==> flow/design.v (excerpt) <==
module sig_altmult_add
(
	input signed [15:0] dataa, datab, datac, datad,
	input 		clock, aclr,
	output reg 	[32:0] result
);
clock: 4.01 ns
lec_check: 0
abc_area: 0
cap_margin: 20
core_aspect_ratio: 0.5
core_margin: 2
core_utilization: 68
cts_cluster_diameter: 301
cts_cluster_size: 99
slew_margin: 20
tns_end_percent: 5
run.sh (not shown) runs the stock make flow with config.mk's settings and CLKGATE_MAP_FILE=.
The first run produced a layout that fails on negative setup slack.
Edit:
ABC_AREA = 1   (was 0)
CORE_ASPECT_RATIO = not set   (was 0.5)
CTS_CLUSTER_DIAMETER = not set   (was 301)
Outcome:
- The changed run finished but fails on negative setup slack
- utilization is higher by 1.8 points
- global-route usage is higher by 8.6 points
- cell count is higher by 29%
- via count is higher by 38%
- routed wire length is higher by about 60%
- clock skew is higher by 0.0040 ns
- cell area is higher by 12%
- die size is higher by 9.8%

* * *

Starting RTL as in the previous note.
clock: 5.14 ns
lec_check: 0
abc_area: 1
cap_margin: 20
core_margin: 2
core_utilization: 72
cts_cluster_diameter: 213
place_density_lb_addon: 0.01
slew_margin: 20
The first run never finished: it broke off in global routing (5_1_grt) (GRT-0232).
Rerun with:
ABC_AREA = unset   (was 1)
CTS_CLUSTER_DIAMETER = unset   (was 213)
CTS_CLUSTER_SIZE = 47   (was unset)
SETUP_SLACK_MARGIN = 1.66   (was unset)
clock period = 5.85 ns   (was 5.14 ns; I/O delays follow)
Now the flow completed and failed the layout checks on negative setup slack.
Die size drops by 9.1%.
Synthesized area shrinks by 9.3%.
Synthesized cell count goes down by 28%.
Rerun with:
CORE_UTILIZATION = 40   (was 72)
CTS_CLUSTER_SIZE = unset   (was 47)
PLACE_DENSITY_LB_ADDON = unset   (was 0.01)
SETUP_SLACK_MARGIN = unset   (was 1.66)
clock period = 6.78 ns   (was 5.85 ns; I/O delays follow)
What happened: The changed run ran to the end with no violations. Via count decreases by 16%. Synthesized area is unchanged. Cell area went down by 10%. Clock skew rose by 0.0069 ns. Worst setup slack improved by 0.63 ns. Count of clock-buffer cells in the layout decreases by 2. Critical path depth drops by 4. Routed wire length is lower by 24%. Utilization drops by 46 points.
Rerun with:
CELL_PAD_IN_SITES_GLOBAL_PLACEMENT = 2   (was unset)
clock period = 11.5 ns   (was 6.78 ns; I/O delays follow)
Outcome:
- clock skew shrinks by 0.0045 ns
- via count shrinks by about 1.4%
- first-iteration DRC count shrinks by 15%
- non-clock buffer count shrinks by 36
- flip-flop count does not change
- core utilization shrinks by 0.47 points
- final area shrinks by 1.1%
- routed wire length grows by 3.2%
- clock-buffer cell count stays the same

* * *

sig_altmult_add again, from the RTL that the note above started with.
clock: 7.35 ns
lec_check: 0
cap_margin: 10
cell_pad_in_sites_detail_placement: 0
core_margin: 2
core_utilization: 72
cts_cluster_diameter: 79
cts_cluster_size: 46
gpl_routability_driven: 1
hold_slack_margin: 0.29
max_routing_layer: met5
min_routing_layer: met1
place_density: 0.82
setup_slack_margin: 1.91
slew_margin: 20
Rerun with:
==> flow/config.mk (replaced) <==
export PLATFORM = sky130hd
export DESIGN_NAME = sig_altmult_add
export DESIGN_NICKNAME = sig_altmult_add
export VERILOG_FILES = /design/flow/design.v
export SDC_FILE = /design/flow/constraint.sdc
export NUM_CORES = 4
export LEC_CHECK = 0
export CAP_MARGIN = 20
export CORE_MARGIN = 2
export CORE_UTILIZATION = 40
export SLEW_MARGIN = 20
==> flow/constraint.sdc (replaced) <==
create_clock -name core_clock -period 7.0 [get_ports {clock}]
set_input_delay 1.4000 -clock core_clock [delete_from_list [all_inputs] [get_ports {clock}]]
set_output_delay 1.4000 -clock core_clock [all_outputs]
set_load 0.01 [all_outputs]
What happened: Wire length drops by about a fifth; core utilization drops by 43 points; synthesized cell count stays the same; clock-buffer cell count drops by 1; non-clock buffer count drops by 186.

* * *

Setup of v1:
sig_altmult_add again, from the RTL that the note above started with.
make LEC_CHECK=0 CAP_MARGIN=20 CELL_PAD_IN_SITES_GLOBAL_PLACEMENT=2 CORE_MARGIN=9 CORE_UTILIZATION=40 GPL_TIMING_DRIVEN=0 PLACE_DENSITY_LB_ADDON=0.2 SLEW_MARGIN=20 finish   # period 11.5 ns
The inputs of v54 differ from those of v1 as listed below.
# v1
export LEC_CHECK = 0
export CAP_MARGIN = 20
export CELL_PAD_IN_SITES_GLOBAL_PLACEMENT = 2
export CORE_MARGIN = 9
export CORE_UTILIZATION = 40
export GPL_TIMING_DRIVEN = 0
export PLACE_DENSITY_LB_ADDON = 0.2
export SLEW_MARGIN = 20
create_clock -name core_clock -period 11.5 [get_ports {clock}]
# v54
export LEC_CHECK = 0
export CAP_MARGIN = 20
export CORE_MARGIN = 2
export CORE_UTILIZATION = 36
export SLEW_MARGIN = 20
create_clock -name core_clock -period 6.78 [get_ports {clock}]
[summary]
- v54 ended with more post-route clock period utilization than v1.
- v54 gives less final critical-path required period than v1 did.
- | sequential cell area share | v1 vs v54 | ≈ equal |
- Of the two candidates, v1 has the worse routed wire length and v54 the better one.
- | synthesized area | v54 vs v1 | ≈ equal |
- When v54 is measured against v1, its met1 capacity usage during global routing turns out 3.6 points lower.
- Compared v54 vs v1, and layout overhead on the synthesized area is up in v54.
- Compared to v1, v54 shows a narrower setup margin.
- Compared to v1, v54 has arrival time at the worst endpoint 900 ps lower.
Input-level comparison between v3 and v54:
# v54
export LEC_CHECK = 0
export CAP_MARGIN = 20
export CORE_MARGIN = 2
export CORE_UTILIZATION = 36
export SLEW_MARGIN = 20
create_clock -name core_clock -period 6.78 [get_ports {clock}]
# v3
export LEC_CHECK = 0
export CAP_MARGIN = 20
export CORE_MARGIN = 2
export CORE_UTILIZATION = 59
export SLEW_MARGIN = 20
create_clock -name core_clock -period 4.77 [get_ports {clock}]
Results
v54 and v3: one clean run, v54; the rest did not finish clean. Changes observed in v3 relative to v54: multi-input gate share of total cell area decreased by 4.4 points relative to the old numbers; clock-pin slew of the registers on the worst-case setup and hold paths closely matched the old numbers; non-clock buffer contribution to total cell area increased by 9.1 points relative to the old numbers; combined area of the multi-input logic cells increased by 6.3% relative to the old numbers. Higher post-layout utilization of the core goes to v3 over v54. Per the comparison of v3 with v54, part of the cycle the worst path needs +29 points, combined flip-flop and latch cell area higher.
The inputs of v7 differ from those of v3 as listed below.
# v3
export LEC_CHECK = 0
export CAP_MARGIN = 20
export CORE_MARGIN = 2
export CORE_UTILIZATION = 59
export SLEW_MARGIN = 20
create_clock -name core_clock -period 4.77 [get_ports {clock}]
# v7
export LEC_CHECK = 0
export ABC_AREA = 1
export CAP_MARGIN = 20
export CORE_MARGIN = 2
export CORE_UTILIZATION = 72
export CTS_CLUSTER_DIAMETER = 371
export CTS_CLUSTER_SIZE = 98
export SLEW_MARGIN = 20
create_clock -name core_clock -period 7.29 [get_ports {clock}]
==> results <==
v7: done, clean on timing, DRC and antenna. v7 ended with less critical path depth than v3.

* * *

Setup of main:
sig_altmult_add again, from the RTL that the note above started with.
Design sig_altmult_add, start of the top module:
module sig_altmult_add
(
	input signed [15:0] dataa, datab, datac, datad,
	input 		clock, aclr,
	output reg 	[32:0] result
);
make LEC_CHECK=0 ABC_AREA=1 CAP_MARGIN=20 CORE_MARGIN=2 CORE_UTILIZATION=72 CTS_CLUSTER_DIAMETER=371 CTS_CLUSTER_SIZE=98 PLACE_DENSITY=0.39 SETUP_SLACK_MARGIN=1.6 SLEW_MARGIN=20 TNS_END_PERCENT=10 finish   # period 7.29 ns
Inputs modified between main and the feature branch:
==> flow/config.mk <==
export PLATFORM = sky130hd
export DESIGN_NAME = sig_altmult_add
export DESIGN_NICKNAME = sig_altmult_add
export VERILOG_FILES = /design/flow/design.v
export SDC_FILE = /design/flow/constraint.sdc
export NUM_CORES = 4
export LEC_CHECK = 0
export CAP_MARGIN = 20
export CORE_MARGIN = 2
export CORE_UTILIZATION = 20
export SLEW_MARGIN = 20
==> flow/constraint.sdc <==
create_clock -name core_clock -period 10.2 [get_ports {clock}]
set_input_delay 2.0400 -clock core_clock [delete_from_list [all_inputs] [get_ports {clock}]]
set_output_delay 2.0400 -clock core_clock [all_outputs]
set_load 0.01 [all_outputs]
[summary]
Every run (main and the feature branch) finished clean. Number of signal-net buffers in the layout for the feature branch: about 30% down relative to main. Number of gates on the worst path with buffers counted, main and the feature branch: lower on the feature branch. In the metrics for main and the feature branch, the one carrying the lower depth of the most critical reg-to-reg path is the feature branch. The feature branch vs main: count of buffers added by post-CTS timing repair for setup down in the feature branch. The buffer share of cell area in the feature branch sits 1.1 points below the value recorded for main. met1 usage is lower on the feature branch. The feature branch ended up with a lower overall fraction of global-route tracks in use than main did. Per the comparison of the feature branch with main, minimum clock period after layout up 1060 ps, insertion delay of the later-clocked pin in the worst-skew pair comparable.

* * *

run 1:
Starting RTL as in the previous note.
export LEC_CHECK = 0
export ABC_AREA = 1
export CAP_MARGIN = 10
export CELL_PAD_IN_SITES_DETAIL_PLACEMENT = 2
export CELL_PAD_IN_SITES_GLOBAL_PLACEMENT = 3
export CORE_MARGIN = 5
export CORE_UTILIZATION = 47
export CTS_CLUSTER_DIAMETER = 60
export GPL_ROUTABILITY_DRIVEN = 1
export GPL_TIMING_DRIVEN = 0
export HOLD_SLACK_MARGIN = 0.15
export MAX_ROUTING_LAYER = met4
export MIN_ROUTING_LAYER = met1
export PLACE_DENSITY_LB_ADDON = 0.19
export SETUP_SLACK_MARGIN = 0.72
export SLEW_MARGIN = 20
create_clock -name core_clock -period 3.95 [get_ports {clock}]
In the summary table, run 1 is marked failed, with error FLW-0024 raised in 3_1_place_gp_skip_io.
The inputs of run 2 differ from those of run 1 as listed below.
- removing CELL_PAD_IN_SITES_GLOBAL_PLACEMENT (formerly 3)
- changing CELL_PAD_IN_SITES_DETAIL_PLACEMENT from 2 to 0
- changing HOLD_SLACK_MARGIN from 0.15 to 0.23
- removing ABC_AREA (formerly 1)
- changing MIN_ROUTING_LAYER from met1 to met2
- changing PLACE_DENSITY_LB_ADDON from 0.19 to 0.1
- changing CTS_CLUSTER_DIAMETER from 60 to 79
- changing the clock period (ns, I/O delays scaled along) from 3.95 to 5.24
Results
- Re synthesized cell count: run 1 and run 2 aren't equal, and the higher value belongs to run 1.
- Comparing run 1 and run 2, the higher total nets after synthesis is on run 1.
- Run 1 did not finish: a tool error stopped it during 3_1_place_gp_skip_io.
- Completing all stages was not enough for run 2: its layout failed the final checks because of negative setup slack.
- When run 2 is set beside run 1, its die extent in x turns out to be about 4.6% smaller.
- Average size of a mapped cell, run 1 and run 2: larger value in run 2
- Run 2 against run 1: synthesized cell area fell by 9.3%, total cells reported by yosys after synthesis fell by 1,003, synthesized chip area reported by yosys fell by about 9%, xor/xnor cell area share of the yosys netlist rose by 1.4 points.
- Run 1 has a lower sequential fraction of the synthesis area than run 2.
- Run 2 ended with more count of different cell masters after synthesis than run 1.
- Run 1 fits on a die that is larger than the die of run 2.
> inputs changed (run 2 -> run 3)
- an added TNS_END_PERCENT of 10
- a change of MIN_ROUTING_LAYER from met2 to met1
- a change of CORE_UTILIZATION from 47 to 35
- a deleted PLACE_DENSITY_LB_ADDON that had been 0.1
- a deleted HOLD_SLACK_MARGIN that had been 0.23
- a change of CORE_MARGIN from 5 to 2
- an added CELL_PAD_IN_SITES_GLOBAL_PLACEMENT of 2
- a change of GPL_ROUTABILITY_DRIVEN from 1 to 0
- an added CTS_CLUSTER_SIZE of 100
- a change of CTS_CLUSTER_DIAMETER from 79 to 266
- an added PLACE_DENSITY of 0.95
- a change of MAX_ROUTING_LAYER from met4 to met5
- an added ABC_AREA of 1
- a change of SETUP_SLACK_MARGIN from 0.72 to -0.52
- a deleted GPL_TIMING_DRIVEN that had been 0
Notes after the runs:
- Run 3 against run 2: number of detailed-route iterations in the first pass fell by 3; fmax rose by 13%; final cell area excluding filler cells rose by about 4%.
- Changes observed in run 3 relative to run 2: largest net degree at the start of global routing rose by about 160%, global-route usage fell by 20 points, register-to-register slack rose by 0.72 ns.
- Run 3 finished all stages; however, its layout fails the closing checks, the failures being negative setup slack.
- Between run 3 and run 2, it is run 3 whose tightest hold margin is higher, by 0.026 ns.
- On synthesized cell count: between run 2 and run 3, it ends up lower for run 2.
- Between run 3 and run 2, it is run 3 whose total wire length is lower, by 2.3%.
Edits applied to the flow inputs when going from run 3 to run 4:
- PLACE_DENSITY_LB_ADDON: unset -> 0.3
- CORE_ASPECT_RATIO: unset -> 0.5
- PLACE_DENSITY: 0.95 -> unset
- CELL_PAD_IN_SITES_GLOBAL_PLACEMENT: 2 -> 3
- CORE_UTILIZATION: 35 -> 34
Taking run 3 as the reference, in run 4 tally of nets with antenna violations remaining after routing level, proportion of cell area occupied by multi-input gates moved down, path length in cells of the critical path moved down, time the final worst path needs with I/O delays and setup moved up.
The standard cells in run 4 occupy more silicon area than those in run 3 do.
Run 4 finished all stages; however, its layout fails the closing checks, the failures being negative setup slack.
Run 4 vs. run 3: routed wire length went up by 11%.
Inputs modified between run 4 and run 5:
- PLACE_DENSITY_LB_ADDON: 0.3 -> 0.1
- GPL_ROUTABILITY_DRIVEN: 0 -> 1
- CORE_ASPECT_RATIO: 0.5 -> unset
- CORE_UTILIZATION: 34 -> 53
- CELL_PAD_IN_SITES_GLOBAL_PLACEMENT: 3 -> unset
--- outcome ---
| run 5 | all stages done | FAIL | negative setup slack |. [compare] base=run 4 new=run 5: via count of the first global-routing pass saw an increase, first-pass GRT wire length decreased 5300 um. Run 5 ended up with a higher overall global routing resource usage than run 4 did. The tally of non-filler cells in the final layout reported for run 5 is smaller than that of run 4 by 449. Final cell area: run 5 below run 4. In the reports for run 5 and run 4, the smaller peak fanout along the critical path belongs to run 5. Post-layout worst setup margin, run 5 and run 4, higher one = run 4. In the reports for run 5 and run 4, the larger net count of the finished layout belongs to run 4. Between run 5 and run 4, wire length on met2 is higher for run 4, run 5 comes in under that.
## Diff of input files: run 6 against run 5
- GPL_ROUTABILITY_DRIVEN now 0, was 1
- PLACE_DENSITY_LB_ADDON now 0.3, was 0.1
- CTS_CLUSTER_SIZE now 98, was 100
- CORE_UTILIZATION now 19, was 53
### Flow results
Run 6 -> stages 100% | layout checks FAIL | negative setup slack. Going from run 5 to run 6, post-route cell area climbed 5.5%, critical path data arrival time shows a reduction of 0.11 ns, final worst-path setup slack climbed 0.12 ns, count of clock-buffer cells in the layout rose 3.
